==> flow/design.v <==
module PWM_duty_cycle (
    input clk,            
    input rst,            
    input pwm_in,         
    output reg [7:0] duty_cycle   
);
    reg [15:0] high_count, total_count;   
    reg pwm_prev;        
    reg update_flag;     
    reg first_period;    
    always @(posedge clk or posedge rst) begin
        if (rst) begin
            high_count <= 0;
            total_count <= 0;
            duty_cycle <= 0;
            pwm_prev <= 0;
            update_flag <= 0;
            first_period <= 1;   
        end else begin
            total_count <= total_count + 1;
            if (pwm_in) high_count <= high_count + 1;
            if (pwm_prev && ~pwm_in) begin
                if (!first_period && total_count > 0) begin
                    duty_cycle <= (high_count * 100) / total_count;   
                end
                first_period <= 0;   
                high_count <= 0;
                total_count <= 0;
            end
            pwm_prev <= pwm_in;   
        end
    end
endmodule
clock: 65.2 ns
lec_check: 0
abc_area: 1
cap_margin: 20
core_margin: 2
core_utilization: 72
cts_cluster_diameter: 255
cts_cluster_size: 100
place_density: 0.38
slew_margin: 20
tns_end_percent: 10
run.sh (not shown) runs the stock make flow with config.mk's settings and CLKGATE_MAP_FILE=.
The starting point finished but failed the layout checks on setup timing.
Then changed:
CAP_MARGIN = 15   (was 20)
CTS_CLUSTER_DIAMETER = unset   (was 255)
CTS_CLUSTER_SIZE = 72   (was 100)
HOLD_SLACK_MARGIN = 0.29   (was unset)
PLACE_DENSITY = unset   (was 0.38)
TNS_END_PERCENT = unset   (was 10)
clock period = 46.2 ns   (was 65.2 ns; I/O delays follow)
=> The new run failed in 3_5_place_dp; synthesized cell count does not change; die area is unchanged; area after synthesis stays the same.
Then changed:
ABC_AREA = unset   (was 1)
CAP_MARGIN = 20   (was 15)
CORE_UTILIZATION = 65   (was 72)
CTS_CLUSTER_SIZE = unset   (was 72)
HOLD_SLACK_MARGIN = unset   (was 0.29)
MAX_ROUTING_LAYER = met4   (was unset)
clock period = 84.0 ns   (was 46.2 ns; I/O delays follow)
=> Now the flow finished with setup timing left; synthesized cell count falls by 21%; die area rises by 4.7%; area after synthesis falls by 5.4%.
Then changed:
CORE_UTILIZATION = 40   (was 65)
MAX_ROUTING_LAYER = unset   (was met4)
clock period = 110.0 ns   (was 84.0 ns; I/O delays follow)
Result:
- Now the flow passed the timing, design-rule and antenna checks
- cell area goes down by 15%
- global-route usage shrinks by 21 points
- setup slack improves by 12 ns
- cell count shrinks by 3.9%
- routed wire length went down by about 10%


Starts from the design.v that is shown in full above.
clock: 65.2 ns
lec_check: 0
abc_area: 1
cap_margin: 20
core_margin: 2
core_utilization: 72
place_density: 0.38
slew_margin: 20
tns_end_percent: 10
The first run finished but failed the layout checks on setup timing.
Edit:
- ABC_AREA: 1 -> default
- CORE_ASPECT_RATIO: default -> 0.5
- CORE_UTILIZATION: 72 -> 66
- PLACE_DENSITY: 0.38 -> default
- clock period: 65.2 -> 110.0 ns (I/O delays scaled with it)
Effect: Now the flow went through all stages and came out clean; area after synthesis shrinks by a few percent; setup slack improves by 7.5 ns; hold slack improves by 0.040 ns; first-iteration DRC count shrinks by a little under a tenth; maximum frequency shrinks by well over a third.


RTL: the design.v shown in full above, as it stands there.
make LEC_CHECK=0 CAP_MARGIN=20 CORE_MARGIN=2 CORE_UTILIZATION=72 CTS_CLUSTER_DIAMETER=351 CTS_CLUSTER_SIZE=34 GPL_ROUTABILITY_DRIVEN=0 HOLD_SLACK_MARGIN=-0.1 MAX_ROUTING_LAYER=met4 SLEW_MARGIN=20 finish   # period 84.0 ns
The first run failed in global routing (5_1_grt).
==> next run, changes <==
CORE_UTILIZATION = 63   (was 72)
CTS_CLUSTER_DIAMETER = unset   (was 351)
CTS_CLUSTER_SIZE = unset   (was 34)
GPL_ROUTABILITY_DRIVEN = unset   (was 0)
HOLD_SLACK_MARGIN = unset   (was -0.1)
MAX_ROUTING_LAYER = unset   (was met4)
clock period = 111.0 ns   (was 84.0 ns; I/O delays follow)
Result:
- The new run completed with no timing, DRC or antenna violations
- area after synthesis does not change
- die size came out higher by about a fifth
- synthesized cell count does not change


// PWM_duty_cycle: RTL as listed in full above, without the edits since
Settings: LEC_CHECK=0, ABC_AREA=1, CAP_MARGIN=20, CORE_MARGIN=2, CORE_UTILIZATION=65, CTS_CLUSTER_DIAMETER=363, CTS_CLUSTER_SIZE=98, PLACE_DENSITY=0.36, SLEW_MARGIN=20; clock period 52.7 ns.
The starting point did not get past clock tree synthesis, error DPL-0038.
Next try:
- CORE_UTILIZATION: 65 -> 72
- CTS_CLUSTER_DIAMETER: 363 -> 255
- PLACE_DENSITY: 0.36 -> 0.42
- TNS_END_PERCENT: unset -> 20
- clock period: 52.7 -> 65.2 ns (I/O delays scaled with it)
Outcome: Now the flow produced a layout that fails on negative setup slack; die size shrinks by roughly a tenth; synthesized area stays the same; synthesized cell count is unchanged.
Next try:
- CORE_UTILIZATION: 72 -> 69
- CTS_CLUSTER_DIAMETER: 255 -> unset
- CTS_CLUSTER_SIZE: 98 -> 72
- PLACE_DENSITY: 0.42 -> unset
- TNS_END_PERCENT: 20 -> unset
- clock period: 65.2 -> 46.2 ns (I/O delays scaled with it)
This time the run failed in detailed placement on DPL-0038.
Synthesized cell count is unchanged.
Die size is higher by 4.3%.
Synthesized area is unchanged.
Next try:
- CAP_MARGIN: 20 -> 15
- CORE_UTILIZATION: 69 -> 72
- CTS_CLUSTER_DIAMETER: unset -> 361
- HOLD_SLACK_MARGIN: unset -> -0.1
- SETUP_SLACK_MARGIN: unset -> 3.08
Effect: The new run ended with an error in detailed placement; die area shrinks by 4.1%; synthesized area stays the same; synthesized cell count is unchanged.


== red ==
Starts from the design.v that is shown in full above.
Settings: LEC_CHECK=0, ABC_AREA=1, CAP_MARGIN=15, CELL_PAD_IN_SITES_DETAIL_PLACEMENT=2, CELL_PAD_IN_SITES_GLOBAL_PLACEMENT=0, CORE_ASPECT_RATIO=0.5, CORE_MARGIN=2, CORE_UTILIZATION=40, CTS_CLUSTER_DIAMETER=160, GPL_ROUTABILITY_DRIVEN=0, HOLD_SLACK_MARGIN=-0.05, MAX_ROUTING_LAYER=met4, PLACE_DENSITY_LB_ADDON=0.24, SETUP_SLACK_MARGIN=5.0, SLEW_MARGIN=20; clock period 154.0 ns.
red never completed, since it errored out during global routing (5_1_grt).
What blue does differently from red at the input level:
- removing MAX_ROUTING_LAYER (formerly met4)
- removing ABC_AREA (formerly 1)
- setting TNS_END_PERCENT to 10 for the first time
- removing CTS_CLUSTER_DIAMETER (formerly 160)
- removing HOLD_SLACK_MARGIN (formerly -0.05)
- removing CELL_PAD_IN_SITES_DETAIL_PLACEMENT (formerly 2)
- changing PLACE_DENSITY_LB_ADDON from 0.24 to 0.05
- removing GPL_ROUTABILITY_DRIVEN (formerly 0)
- changing CAP_MARGIN from 15 to 20
- removing SETUP_SLACK_MARGIN (formerly 5.0)
- removing CELL_PAD_IN_SITES_GLOBAL_PLACEMENT (formerly 0)
- changing the clock period (ns, I/O delays scaled along) from 154.0 to 110.0
[summary]
blue ended with every stage complete and zero timing, DRC or antenna violations. Adder-cell share of the synthesized area (lower): red. Post-synthesis net count was lower in blue than in red. Diff red..blue | I/O pin total | unchanged. STATUS area of the mapped netlist: blue wins against red. Comparing area of the synthesized netlist per yosys stat for red and blue, the smaller number came from blue. Sort red and blue by fraction of synthesized cell area in xor and xnor cells, descending, and blue comes first. | count of mapped cells out of synthesis | blue vs red | about 21% lower |. Looking at count of standard-cell rows, blue sits 3 lower than red does. Compared blue vs red, and placed wire-length estimate after detailed placement is down in blue. Number of standard cells reported by yosys in blue is 1,519 lower than in red.
#### Input delta (green over blue)
- PLACE_DENSITY_LB_ADDON now 0.2, was 0.05
- CORE_ASPECT_RATIO no longer set, was 0.5
- TNS_END_PERCENT now 70, was 10
- SLEW_MARGIN now 5, was 20
- CELL_PAD_IN_SITES_GLOBAL_PLACEMENT now 2, previously not set
- CORE_UTILIZATION now 68, was 40
Notes after the runs:
Among blue and green, the run that stopped before the end is green, and it is the only one.
The register share after synthesis on blue is in line with that on green.
When the final numbers for blue and green were put side by side, the cell row count turned out to be smaller in blue.
Area of the core region sits lower in green than in blue.
Re simple-gate share of the synthesized area: no difference whatsoever between green and blue.
On vertical die size, the higher figure sits with green, not blue.
Comparing blue against green, there is no change at all in synthesized cell count.
Comparing green against blue, there is no change at all in synthesized net count.
[green] die area fell 0.042 mm2 relative to blue
Cmp green vs blue: overall die width lower in green
blue has a lower pre-placement core utilization than green.
[inputs] orange vs green
- GPL_ROUTABILITY_DRIVEN: unset -> 0
- CAP_MARGIN: 20 -> 0
- CORE_UTILIZATION: 68 -> 44
- SLEW_MARGIN: 5 -> 20
- TNS_END_PERCENT: 70 -> 10
- CORE_ASPECT_RATIO: unset -> 0.5
- CELL_PAD_IN_SITES_GLOBAL_PLACEMENT: 2 -> unset
- PLACE_DENSITY_LB_ADDON: 0.2 -> 0.05
Results
- In summary, orange completed successfully, with a layout that passed the timing, design-rule and antenna checks.
- Number of nets at floorplan: green vs orange identical
- Against green, standard cell core area in orange came out worse.
- Comparing orange against green, there is no change at all in synthesized cell count.
- Diff green..orange | post-synthesis average cell area | unchanged
- Comparing green and orange, the lower floorplan core density is on orange.
- Taking orange over green, the horizontal extent of the die ratio works out to 1.7.
- Number of rows in the core area: orange < green
- Taking green as the reference, in orange chip area estimate from yosys synthesis did not really move, chip area has increased.
- On orange: height of the die is 29 um lower than what green gave.
- Reported for green and orange, post-synthesis sequential area ratio turned out identical to the last digit.
## Diff of input files: purple against orange
- SETUP_SLACK_MARGIN newly set to -2.0
- CAP_MARGIN changed from 0 to 20
- GPL_ROUTABILITY_DRIVEN removed (was 0)
- SLEW_MARGIN changed from 20 to 15
- CELL_PAD_IN_SITES_GLOBAL_PLACEMENT newly set to 2
- TNS_END_PERCENT changed from 10 to 70
- CORE_ASPECT_RATIO changed from 0.5 to 1.19
- PLACE_DENSITY_LB_ADDON changed from 0.05 to 0.2
- CORE_UTILIZATION changed from 44 to 68
==> results <==
- Xor and xnor fraction of the mapped netlist area came out exactly the same in orange and purple.
- Average cell area after synthesis delta (orange -> purple): insignificant
- Delta (purple minus orange): site row count up about 24%; horizontal die dimension has decreased; mapped cell area flat.
- purple did not run to completion, as it errored out during global placement without I/O (3_1_place_gp_skip_io).
- Reported for orange and purple, count of flip-flops with a built-in enable after synthesis turned out identical to the last digit.
- [compare] base=orange new=purple: number of standard cells after synthesis was more or less identical, starting density of the core up 24 points.
